==> build 24: inputs <==
==> flow/design.v <==
module master_apb #(parameter ADDR_WIDTH=8, parameter DATA_WIDTH =8, parameter STATE=2 )(
input PCLK,
input PRESETn,
input [ADDR_WIDTH-1:0] apb_write_paddr,
input [DATA_WIDTH-1:0] apb_write_data,
input [ADDR_WIDTH-1:0] apb_read_paddr,
input READ_WRITE,
input PREADY,
input transfer,
input [DATA_WIDTH-1:0] PRDATA,
output PWRITE,
output reg PSEL,
output reg PENABLE,
output [ADDR_WIDTH-1:0] PADDR,
output reg[DATA_WIDTH-1:0] PWDATA,
output reg [DATA_WIDTH-1:0] apb_read_data_out
);
parameter IDLE=2'b00;
parameter SETUP=2'b01;
parameter ACCESS=2'b11;
reg [STATE-1:0] current_state,next_state;
wire [DATA_WIDTH-1:0] temp_read;
always @(posedge PCLK or negedge PRESETn)
begin
if(!PRESETn)
current_state<=IDLE;
else
current_state<=next_state;
end
always @(*)
begin
case (current_state)
IDLE: 
begin
if(transfer==1'b1)
next_state=SETUP;
else
next_state=IDLE;
end
SETUP:
begin
next_state=ACCESS;
end
ACCESS:
begin
if(PREADY==1'b1&&transfer==1'b1)
next_state=SETUP;
else if(PREADY==1'b1&&transfer==1'b0)
next_state=IDLE;
else
next_state=ACCESS;
end
default:
next_state=IDLE;
endcase
end
always@(*)
begin
PWDATA='b0;
case(current_state)
IDLE:
begin
PSEL=1'b0;
PENABLE=1'b0;
end
SETUP:
begin
PSEL=1'b1;
PENABLE=1'b0;
PWDATA=apb_write_data;
end
ACCESS:
begin
PSEL=1'b1;
PENABLE=1'b1;
PWDATA=apb_write_data;
end
default:
begin
PSEL=1'b0;
PENABLE=1'b0;
end
endcase
end
always @(posedge PCLK or negedge PRESETn)
begin
if(!PRESETn)
apb_read_data_out<='b0;
else if (current_state==ACCESS && PWRITE==1'b0)
apb_read_data_out<=PRDATA;
end
assign PWRITE=READ_WRITE;
assign PADDR= READ_WRITE?apb_write_paddr:apb_read_paddr;
endmodule
module RAM_slave #(parameter ADDRESS=8, parameter DATA=8, parameter LOCATION=64, parameter STATES=3)(
input PWRITE,PCLK,PRESETn,
input PSEL1,
input PENABLE,
input [ADDRESS-1:0] paddr,
input [DATA-1:0] pwdata,
output reg [DATA-1:0] prdata,
output reg PREADY
);
parameter IDLE=2'b00;
parameter TRANSFER=2'b01;
parameter WRITE=2'b11;
parameter READ=2'b10;
localparam AW=$clog2(LOCATION);
reg [STATES-1:0] current_state,next_state;
reg [DATA-1:0] memory [0:LOCATION-1];
integer i;
always @(posedge PCLK or negedge PRESETn )
begin
if(!PRESETn)
current_state<=IDLE;
else
current_state<=next_state;
end
always @(*)
begin
case (current_state)
IDLE: 
if(PSEL1==1'b1)
next_state=TRANSFER;
else 
next_state=IDLE;
TRANSFER:
next_state=IDLE;
default:
next_state=IDLE;
endcase
end
always @(*)
if(!PRESETn)
begin
prdata='b0;
PREADY=1'b0;
end
else
begin
    case(current_state)
    IDLE:
    begin
        prdata='b0;
        PREADY=1'b0;
    end
    TRANSFER:
    begin
        PREADY=1'b1;
	if(PWRITE==1'b0)
	if(paddr<LOCATION)
	prdata=memory[paddr[AW-1:0]];
	else
	prdata='b0;	
        else
	 prdata='b0;
    end
default:
begin
prdata='b0;
        PREADY=1'b0;
end
    endcase
end
always @(posedge PCLK or negedge PRESETn)
begin
if(!PRESETn)
begin
    for(i=0;i<LOCATION;i=i+1)
    memory[i]<='b0;
end
else if(current_state==TRANSFER&&PWRITE==1'b1&&paddr<LOCATION)
memory[paddr[AW-1:0]]<=pwdata;
end
endmodule
module apb_top #(parameter ADDRESS=8, parameter DATA =8, parameter LOCATION=64)(
input PCLK,PRESETn,transfer,READ_WRITE,
input [ADDRESS-1:0] apb_write_paddr,apb_read_paddr,
input [DATA-1:0] apb_write_data,
output [DATA-1:0] apb_read_data_out);
wire PWRITE;
wire PREADY;
wire PSEL1;
wire PENABLE;
wire [ADDRESS-1:0] paddr;
wire [DATA-1:0] pwdata,prdata;
master_apb #(.ADDR_WIDTH(ADDRESS),.DATA_WIDTH(DATA)) master(
.PCLK(PCLK),
.PRESETn(PRESETn),
.apb_write_paddr(apb_write_paddr),
.apb_write_data(apb_write_data),
.apb_read_paddr(apb_read_paddr),
.READ_WRITE(READ_WRITE),
.PREADY(PREADY),
.transfer(transfer),
.PRDATA(prdata),
.PWRITE(PWRITE),
.PSEL(PSEL1),
.PENABLE(PENABLE),
.PADDR(paddr),
.PWDATA(pwdata),
.apb_read_data_out(apb_read_data_out));
RAM_slave #(.ADDRESS(ADDRESS),.DATA(DATA), .LOCATION(LOCATION)) slave_dut (
.PWRITE(PWRITE),
.PCLK(PCLK),
.PRESETn(PRESETn),
.PSEL1(PSEL1),
.PENABLE(PENABLE),
.paddr(paddr),
.pwdata(pwdata),
.prdata(prdata),
.PREADY(PREADY)
);
endmodule
==> flow/run.sh <==
#!/bin/bash
# the make line also repeats each setting of config.mk as NAME=value (left out here)
make -C /OpenROAD-flow-scripts/flow DESIGN_CONFIG=/design/flow/config.mk WORK_HOME=/design/flow/orfs CLKGATE_MAP_FILE= finish
==> flow/config.mk <==
export PLATFORM = sky130hd
export DESIGN_NAME = apb_top
export DESIGN_NICKNAME = apb_top
export VERILOG_FILES = /design/flow/design.v
export SDC_FILE = /design/flow/constraint.sdc
export NUM_CORES = 4
export LEC_CHECK = 0
export ABC_AREA = 1
export CAP_MARGIN = 20
export CORE_MARGIN = 2
export CORE_UTILIZATION = 72
export CTS_CLUSTER_SIZE = 40
export HOLD_SLACK_MARGIN = 0.24
export PLACE_DENSITY_LB_ADDON = 0.05
export SETUP_SLACK_MARGIN = 0.74
export SLEW_MARGIN = 20
export TNS_END_PERCENT = 95
==> flow/constraint.sdc <==
create_clock -name core_clock -period 2.52 [get_ports {PCLK}]
set_input_delay 0.5040 -clock core_clock [delete_from_list [all_inputs] [get_ports {PCLK}]]
set_output_delay 0.5040 -clock core_clock [all_outputs]
set_load 0.01 [all_outputs]
==> trial 27: changes against build 24 <==
CAP_MARGIN = 30   (was 20)
CELL_PAD_IN_SITES_DETAIL_PLACEMENT = 2   (was unset)
CELL_PAD_IN_SITES_GLOBAL_PLACEMENT = 3   (was unset)
CORE_ASPECT_RATIO = 1.09   (was unset)
CORE_UTILIZATION = 23   (was 72)
CTS_CLUSTER_SIZE = 27   (was 40)
GPL_ROUTABILITY_DRIVEN = 1   (was unset)
GPL_TIMING_DRIVEN = 1   (was unset)
MIN_ROUTING_LAYER = met1   (was unset)
PLACE_DENSITY_LB_ADDON = unset   (was 0.05)
SETUP_SLACK_MARGIN = 0.93   (was 0.74)
SLEW_MARGIN = 40   (was 20)
TNS_END_PERCENT = 35   (was 95)
==> flow/constraint.sdc (replaced) <==
create_clock -name core_clock -period 5.65 [get_ports {PCLK}]
set_input_delay 1.1300 -clock core_clock [delete_from_list [all_inputs] [get_ports {PCLK}]]
set_output_delay 1.1300 -clock core_clock [all_outputs]
set_load 0.01 [all_outputs]
==> notes <==
The die size of trial 27 is 3.1 times that of build 24.
In synthesized cell count, build 24 and trial 27 do not differ.
Trial 27 completed with no timing, DRC or antenna violations. Build 24 died in global routing (5_1_grt).
In area after synthesis, trial 27 and build 24 do not differ.

========
==> pepper: inputs <==
Starts from the design.v that is shown in full above.
Settings: LEC_CHECK=0, CAP_MARGIN=20, CORE_MARGIN=2, CORE_UTILIZATION=40, PLACE_DENSITY=0.6, SLEW_MARGIN=20; clock period 4.5 ns.
run.sh (not shown) runs the stock make flow with config.mk's settings and CLKGATE_MAP_FILE=.
==> ember (differences from pepper) <==
Settings changed: CORE_ASPECT_RATIO from default to 0.53, GPL_ROUTABILITY_DRIVEN from default to 0, SETUP_SLACK_MARGIN from default to -0.1.
==> flow/constraint.sdc (replaced) <==
create_clock -name core_clock -period 5.0 [get_ports {PCLK}]
set_input_delay 1.0000 -clock core_clock [delete_from_list [all_inputs] [get_ports {PCLK}]]
set_output_delay 1.0000 -clock core_clock [all_outputs]
set_load 0.01 [all_outputs]
==> delta (differences from pepper) <==
Settings changed: ABC_AREA from default to 0, CORE_ASPECT_RATIO from default to 0.64, GPL_ROUTABILITY_DRIVEN from default to 1, GPL_TIMING_DRIVEN from default to 0.
==> flow/constraint.sdc (replaced) <==
create_clock -name core_clock -period 5.0 [get_ports {PCLK}]
set_input_delay 1.0000 -clock core_clock [delete_from_list [all_inputs] [get_ports {PCLK}]]
set_output_delay 1.0000 -clock core_clock [all_outputs]
set_load 0.01 [all_outputs]
==> comparison <==
delta finished but fails on negative setup slack. pepper completed with no timing, DRC or antenna violations. ember produced a clean layout.
First-iteration DRC count: pepper < ember < delta.
Count of clock-buffer cells in the layout is the same in ember and delta.
The highest power belongs to pepper, the lowest to ember.
Of pepper and delta, delta has the higher hold slack (gap 0.047 ns).
Against ember, the combinational power of pepper is larger by about 22%.
The highest clock skew belongs to pepper, the lowest to ember.

========
==> run a: inputs <==
// apb_top: RTL as listed in full above, without the edits since
clock: 1.82 ns
lec_check: 0
abc_area: 1
cap_margin: 20
core_aspect_ratio: 0.91
core_margin: 2
core_utilization: 72
cts_cluster_diameter: 396
cts_cluster_size: 10
hold_slack_margin: 0.29
place_density: 0.37
slew_margin: 20
tns_end_percent: 5
==> run b (differences from run a) <==
- ABC_AREA: 1 -> default
- CORE_ASPECT_RATIO: 0.91 -> default
- CORE_UTILIZATION: 72 -> 58
- CTS_CLUSTER_DIAMETER: 396 -> default
- CTS_CLUSTER_SIZE: 10 -> default
- HOLD_SLACK_MARGIN: 0.29 -> default
- PLACE_DENSITY: 0.37 -> default
- SETUP_SLACK_MARGIN: default -> -0.21
- TNS_END_PERCENT: 5 -> default
==> flow/constraint.sdc (replaced) <==
create_clock -name core_clock -period 2.5 [get_ports {PCLK}]
set_input_delay 0.5000 -clock core_clock [delete_from_list [all_inputs] [get_ports {PCLK}]]
set_output_delay 0.5000 -clock core_clock [all_outputs]
set_load 0.01 [all_outputs]
==> run c (differences from run a) <==
- ABC_AREA: 1 -> default
- CORE_ASPECT_RATIO: 0.91 -> default
- CORE_UTILIZATION: 72 -> 65
- CTS_CLUSTER_DIAMETER: 396 -> default
- CTS_CLUSTER_SIZE: 10 -> 27
- HOLD_SLACK_MARGIN: 0.29 -> 0.24
- PLACE_DENSITY: 0.37 -> default
- SETUP_SLACK_MARGIN: default -> -0.14
- TNS_END_PERCENT: 5 -> 35
==> flow/constraint.sdc (replaced) <==
create_clock -name core_clock -period 3.51 [get_ports {PCLK}]
set_input_delay 0.7020 -clock core_clock [delete_from_list [all_inputs] [get_ports {PCLK}]]
set_output_delay 0.7020 -clock core_clock [all_outputs]
set_load 0.01 [all_outputs]
==> comparison <==
- Run a completed and failed the layout checks on setup timing. Run c completed and failed the layout checks on setup timing. Run b ran to the end with violations: setup timing.
- In run b the synthesized area is lower than in run a, by 7.7%.
- Non-clock buffer count: run b > run c > run a.
- Combinational power: run b is higher than run c (57%).
- Wire length: run b > run c > run a.
- In run b the sequential power is higher than in run c, by 40%.
- Sequential share of layout area: run a < run b < run c.
- Synthesized cell count: run a is higher than run c (about 26%).
==> figures <==
Flop+latch power: run c 6050 uW; run a 11700 uW; run b 8500 uW
Non-clock buffer count: run c 382; run a 332; run b 508
Cell area after synthesis: run c 22900 um^2; run a 24800 um^2; run b 22900 um^2
Layout filler cell count: run c 2058; run a 1237; run b 2551
Basic Gates by Area: run c 16.4%; run a 28.2%; run b 16.4%
Overall die height: run c 192 um; run a 181 um; run b 203 um
Run status: run c finished with violations; run a finished with violations; run b finished with violations
Reasons for failing layout checks: run c setup timing; run a setup timing; run b setup timing
Count of inserted antenna diode cells: run c 7; run a 5; run b 1
Total power density per cell area: run c 448 nW/um^2; run a 788 nW/um^2; run b 605 nW/um^2
Maximum number of pins on one net before global-route repair: run c 158; run a 158; run b 145
Utilization after layout: run c 80.9%; run a 92.4%; run b 76.9%
Multiplexer fraction of the synthesized cell area: run c 0%; run a 4.51%; run b 0%
Floorplan die width: run c 192 um; run a 199 um; run b 203 um
Reg-to-reg endpoint: run c slave_dut.memory[50][3]; run a master.apb_read_data_out[1]; run b slave_dut.memory[47][3]
Area used by sequential logic in the layout: run c 13100 um^2; run a 13100 um^2; run b 13100 um^2
Power and IR drop assume default switching activity.
